==> inputs of job 7897 <==
Design cordic, start of the top module:
module cordic(clk, angle, sine, cosine);
  input clk;
  input signed [31:0] angle;  
  output signed [15:0] sine;  
  output signed [15:0] cosine;
  reg signed [15:0] x [0:12];
  reg signed [15:0] y [0:12];
  reg signed [31:0] z [0:12];
  parameter scaling_factor = 19896;  
  wire [1:0] sector;
  assign sector = angle[31:30];
  assign sine = y[12];
  assign cosine = x[12];
  wire signed [31:0] theta [0:12];
  assign theta [ 0] = 'h20000000;   
  assign theta [ 1] = 'h12E4051D;   
  assign theta [ 2] = 'h9FB385B;    
  assign theta [ 3] = 'h51111D4;    
  assign theta [ 4] = 'h28B0D43;    
  assign theta [ 5] = 'h145D7E1;    
  assign theta [ 6] = 'hA2F61E;     
  assign theta [ 7] = 'h517C55;     
  assign theta [ 8] = 'h28BE53;     
  assign theta [ 9] = 'h145F2E;     
  assign theta [10] = 'hA2F98;      
  assign theta [11] = 'h517CC;      
  assign theta [12] = 'h28BE6;      
  always @(posedge clk)
  begin 
    if (sector == 2'b00) begin
	  x[0] <= scaling_factor;
      y[0] <= 0;
      z[0] <= angle;      
    end
    else if  (sector == 2'b11) begin
	  x[0] <= scaling_factor;
      y[0] <= 0;
      z[0] <= angle;      
    end      
    else if (sector == 2'b01) begin
      x[0] <= -0;
      y[0] <= scaling_factor;
      z[0] <= {2'b00,angle[29:0]};      
    end
    else if (sector == 2'b10) begin
      x[0] <= 0;
      y[0] <= -scaling_factor;
      z[0] <= {2'b11,angle[29:0]};
    end
  end
  genvar i;
  generate
    for (i=0; i<13; i=i+1)
      begin
        wire sgn; 
	assign sgn = z[i][31];  
	wire signed [15:0] xnew, ynew;
        assign xnew = x[i] >>> i;  
        assign ynew = y[i] >>> i;
        always @(posedge clk)
          begin
            if (sgn==1)
              begin
                x[i+1] <= x[i]+ynew;
                y[i+1] <= y[i]-xnew;
                z[i+1] <= z[i]+theta[i];
              end
            else
              begin
                x[i+1] <= x[i]-ynew;
                y[i+1] <= y[i]+xnew;
                z[i+1] <= z[i]-theta[i];
              end
          end
      end
  endgenerate
endmodule
make LEC_CHECK=0 ABC_AREA=1 CAP_MARGIN=35 CORE_MARGIN=2 CORE_UTILIZATION=71 CTS_CLUSTER_SIZE=57 HOLD_SLACK_MARGIN=0.25 PLACE_DENSITY_LB_ADDON=0.14 SETUP_SLACK_MARGIN=0.27 SLEW_MARGIN=10 finish   # period 3.5 ns
run.sh (not shown) runs the stock make flow with config.mk's settings and CLKGATE_MAP_FILE=.
==> job 6507 (differences from job 7897) <==
- ABC_AREA: 1 -> not set
- CAP_MARGIN: 35 -> 20
- CORE_UTILIZATION: 71 -> 60
- CTS_CLUSTER_SIZE: 57 -> 98
- HOLD_SLACK_MARGIN: 0.25 -> not set
- PLACE_DENSITY_LB_ADDON: 0.14 -> not set
- SETUP_SLACK_MARGIN: 0.27 -> not set
- SLEW_MARGIN: 10 -> 20
==> flow/constraint.sdc (replaced) <==
create_clock -name core_clock -period 2.78 [get_ports {clk}]
set_input_delay 0.5560 -clock core_clock [delete_from_list [all_inputs] [get_ports {clk}]]
set_output_delay 0.5560 -clock core_clock [all_outputs]
set_load 0.01 [all_outputs]
==> job 961 (differences from job 7897) <==
- CAP_MARGIN: 35 -> 20
- CORE_ASPECT_RATIO: not set -> 1.12
- CORE_UTILIZATION: 71 -> 72
- CTS_CLUSTER_DIAMETER: not set -> 247
- CTS_CLUSTER_SIZE: 57 -> 98
- HOLD_SLACK_MARGIN: 0.25 -> not set
- PLACE_DENSITY_LB_ADDON: 0.14 -> 0.08
- SETUP_SLACK_MARGIN: 0.27 -> 0.31
- SLEW_MARGIN: 10 -> 20
- TNS_END_PERCENT: not set -> 5
==> flow/constraint.sdc (replaced) <==
create_clock -name core_clock -period 1.03 [get_ports {clk}]
set_input_delay 0.2060 -clock core_clock [delete_from_list [all_inputs] [get_ports {clk}]]
set_output_delay 0.2060 -clock core_clock [all_outputs]
set_load 0.01 [all_outputs]
==> impl_metrics.tcl <==
# flow metrics
set metrics [dict create \
    outcome "aborted with a tool error" \
    haltStage "5_1_grt" \
    stop_error "[ERROR GRT-0116] Global routing finished with congestion. Check the congestion regions in the DRC Viewer." \
    synth.area.top_cells "dfxtp_1, nand2_1, ha_1" \
    fp_util_pct 72.5 \
    synth.top_cells.by_count "nand2_1, inv_1, nor2_1" \
    syn-cell-area_um2 59200 \
    numPlacedInstances 11925 \
    place.gp.congestion 1.03 \
]
[end of results for job 961]
==> impl_metrics.tcl <==
# collected from the flow reports
set metrics [dict create \
    outcome "finished with violations" \
    checkFailReasons "setup timing" \
    finalSetupViolCount 108 \
    final_critical_path_setup_slack_ps -351 \
    fp_util_pct 60.4 \
    syn-cell-area_um2 46600 \
]
[end of results for job 6507]
==> impl_metrics.tcl <==
# collected from the flow reports
set metrics [dict create \
    synth.top_cells.by_count "nand2_1, inv_1, nor2_1" \
    dieWidth_um 293 \
    fp_util_pct 71.9 \
    synth.area.top_cells "dfxtp_1, nand2_1, ha_1" \
    outcome "no timing/DRC/antenna violations" \
    syn-cell-area_um2 59200 \
]
[end of results for job 7897]

========
==> job 7882 <==
==> flow/design.v <==
module cordic(clk, angle, sine, cosine);
  input clk;
  input signed [31:0] angle;  
  output signed [15:0] sine;  
  output signed [15:0] cosine;
  reg signed [15:0] x [0:12];
  reg signed [15:0] y [0:12];
  reg signed [31:0] z [0:12];
  parameter scaling_factor = 19896;  
  wire [1:0] sector;
  assign sector = angle[31:30];
  assign sine = y[12];
  assign cosine = x[12];
  wire signed [31:0] theta [0:12];
  assign theta [ 0] = 'h20000000;   
  assign theta [ 1] = 'h12E4051D;   
  assign theta [ 2] = 'h9FB385B;    
  assign theta [ 3] = 'h51111D4;    
  assign theta [ 4] = 'h28B0D43;    
  assign theta [ 5] = 'h145D7E1;    
  assign theta [ 6] = 'hA2F61E;     
  assign theta [ 7] = 'h517C55;     
  assign theta [ 8] = 'h28BE53;     
  assign theta [ 9] = 'h145F2E;     
  assign theta [10] = 'hA2F98;      
  assign theta [11] = 'h517CC;      
  assign theta [12] = 'h28BE6;      
  always @(posedge clk)
  begin 
    if (sector == 2'b00) begin
	  x[0] <= scaling_factor;
      y[0] <= 0;
      z[0] <= angle;      
    end
    else if  (sector == 2'b11) begin
	  x[0] <= scaling_factor;
      y[0] <= 0;
      z[0] <= angle;      
    end      
    else if (sector == 2'b01) begin
      x[0] <= -0;
      y[0] <= scaling_factor;
      z[0] <= {2'b00,angle[29:0]};      
    end
    else if (sector == 2'b10) begin
      x[0] <= 0;
      y[0] <= -scaling_factor;
      z[0] <= {2'b11,angle[29:0]};
    end
  end
  genvar i;
  generate
    for (i=0; i<13; i=i+1)
      begin
        wire sgn; 
	assign sgn = z[i][31];  
	wire signed [15:0] xnew, ynew;
        assign xnew = x[i] >>> i;  
        assign ynew = y[i] >>> i;
        always @(posedge clk)
          begin
            if (sgn==1)
              begin
                x[i+1] <= x[i]+ynew;
                y[i+1] <= y[i]-xnew;
                z[i+1] <= z[i]+theta[i];
              end
            else
              begin
                x[i+1] <= x[i]-ynew;
                y[i+1] <= y[i]+xnew;
                z[i+1] <= z[i]-theta[i];
              end
          end
      end
  endgenerate
endmodule
==> flow/run.sh <==
#!/bin/bash
# the make line also repeats each setting of config.mk as NAME=value (left out here)
make -C /OpenROAD-flow-scripts/flow DESIGN_CONFIG=/design/flow/config.mk WORK_HOME=/design/flow/orfs CLKGATE_MAP_FILE= finish
==> flow/config.mk <==
export PLATFORM = sky130hd
export DESIGN_NAME = cordic
export DESIGN_NICKNAME = cordic
export VERILOG_FILES = /design/flow/design.v
export SDC_FILE = /design/flow/constraint.sdc
export NUM_CORES = 4
export LEC_CHECK = 0
export ABC_AREA = 1
export CAP_MARGIN = 10
export CELL_PAD_IN_SITES_DETAIL_PLACEMENT = 2
export CELL_PAD_IN_SITES_GLOBAL_PLACEMENT = 2
export CORE_ASPECT_RATIO = 0.5
export CORE_MARGIN = 2
export CORE_UTILIZATION = 40
export CTS_CLUSTER_SIZE = 10
export GPL_ROUTABILITY_DRIVEN = 0
export GPL_TIMING_DRIVEN = 1
export HOLD_SLACK_MARGIN = 0.19
export MAX_ROUTING_LAYER = met5
export PLACE_DENSITY_LB_ADDON = 0.19
export SLEW_MARGIN = 5
export TNS_END_PERCENT = 70
==> flow/constraint.sdc <==
create_clock -name core_clock -period 3.5 [get_ports {clk}]
set_input_delay 0.7000 -clock core_clock [delete_from_list [all_inputs] [get_ports {clk}]]
set_output_delay 0.7000 -clock core_clock [all_outputs]
set_load 0.01 [all_outputs]
==> job 8001 (differences from job 7882) <==
- ABC_AREA: 1 -> unset
- CAP_MARGIN: 10 -> 5
- CELL_PAD_IN_SITES_DETAIL_PLACEMENT: 2 -> unset
- CELL_PAD_IN_SITES_GLOBAL_PLACEMENT: 2 -> unset
- CORE_ASPECT_RATIO: 0.5 -> unset
- CORE_UTILIZATION: 40 -> 72
- CTS_CLUSTER_DIAMETER: unset -> 147
- CTS_CLUSTER_SIZE: 10 -> unset
- GPL_ROUTABILITY_DRIVEN: 0 -> unset
- GPL_TIMING_DRIVEN: 1 -> unset
- HOLD_SLACK_MARGIN: 0.19 -> unset
- MAX_ROUTING_LAYER: met5 -> unset
- PLACE_DENSITY: unset -> 0.63
- PLACE_DENSITY_LB_ADDON: 0.19 -> unset
- SETUP_SLACK_MARGIN: unset -> 0.49
- SLEW_MARGIN: 5 -> 20
- TNS_END_PERCENT: 70 -> unset
==> flow/constraint.sdc (replaced) <==
create_clock -name core_clock -period 3.43 [get_ports {clk}]
set_input_delay 0.6860 -clock core_clock [delete_from_list [all_inputs] [get_ports {clk}]]
set_output_delay 0.6860 -clock core_clock [all_outputs]
set_load 0.01 [all_outputs]
==> results <==
metric	job 7882	job 8001
Transition time at the pin with the least slew margin	814 ps	946 ps
Synth Area in Compound Gates	0.0880	0.197
Clock Latency Late Sink	710 ps	660 ps
M1 GR Usage	0.327	0.363
Met3 WL	4.79 mm	12.1 mm
Data buffer area share	0.0129	0.0812
Worst Slack Setup Final	254 ps	-65.5 ps
Fin area	64800 um^2	59500 um^2
Overall die height	276 um	258 um
Area reported by Yosys stat	59200 um^2	46600 um^2
Worst-case reg-to-reg path depth	13	17
Per-instance average area after synthesis	6.45 um^2	9.04 um^2
First-pass DRT Iterations	5	12
Die W	548 um	258 um
FMAX	308 MHz	286 MHz
Number of distinct library cell variants in the gate-level netlist after synthesis	52	83
Multi-input combinational area share	0.603	0.591
OpenROAD warning count	67	72
Fillers	18200	2268
Run status	no timing/DRC/antenna violations	finished with violations
Violated checks	-	negative setup slack
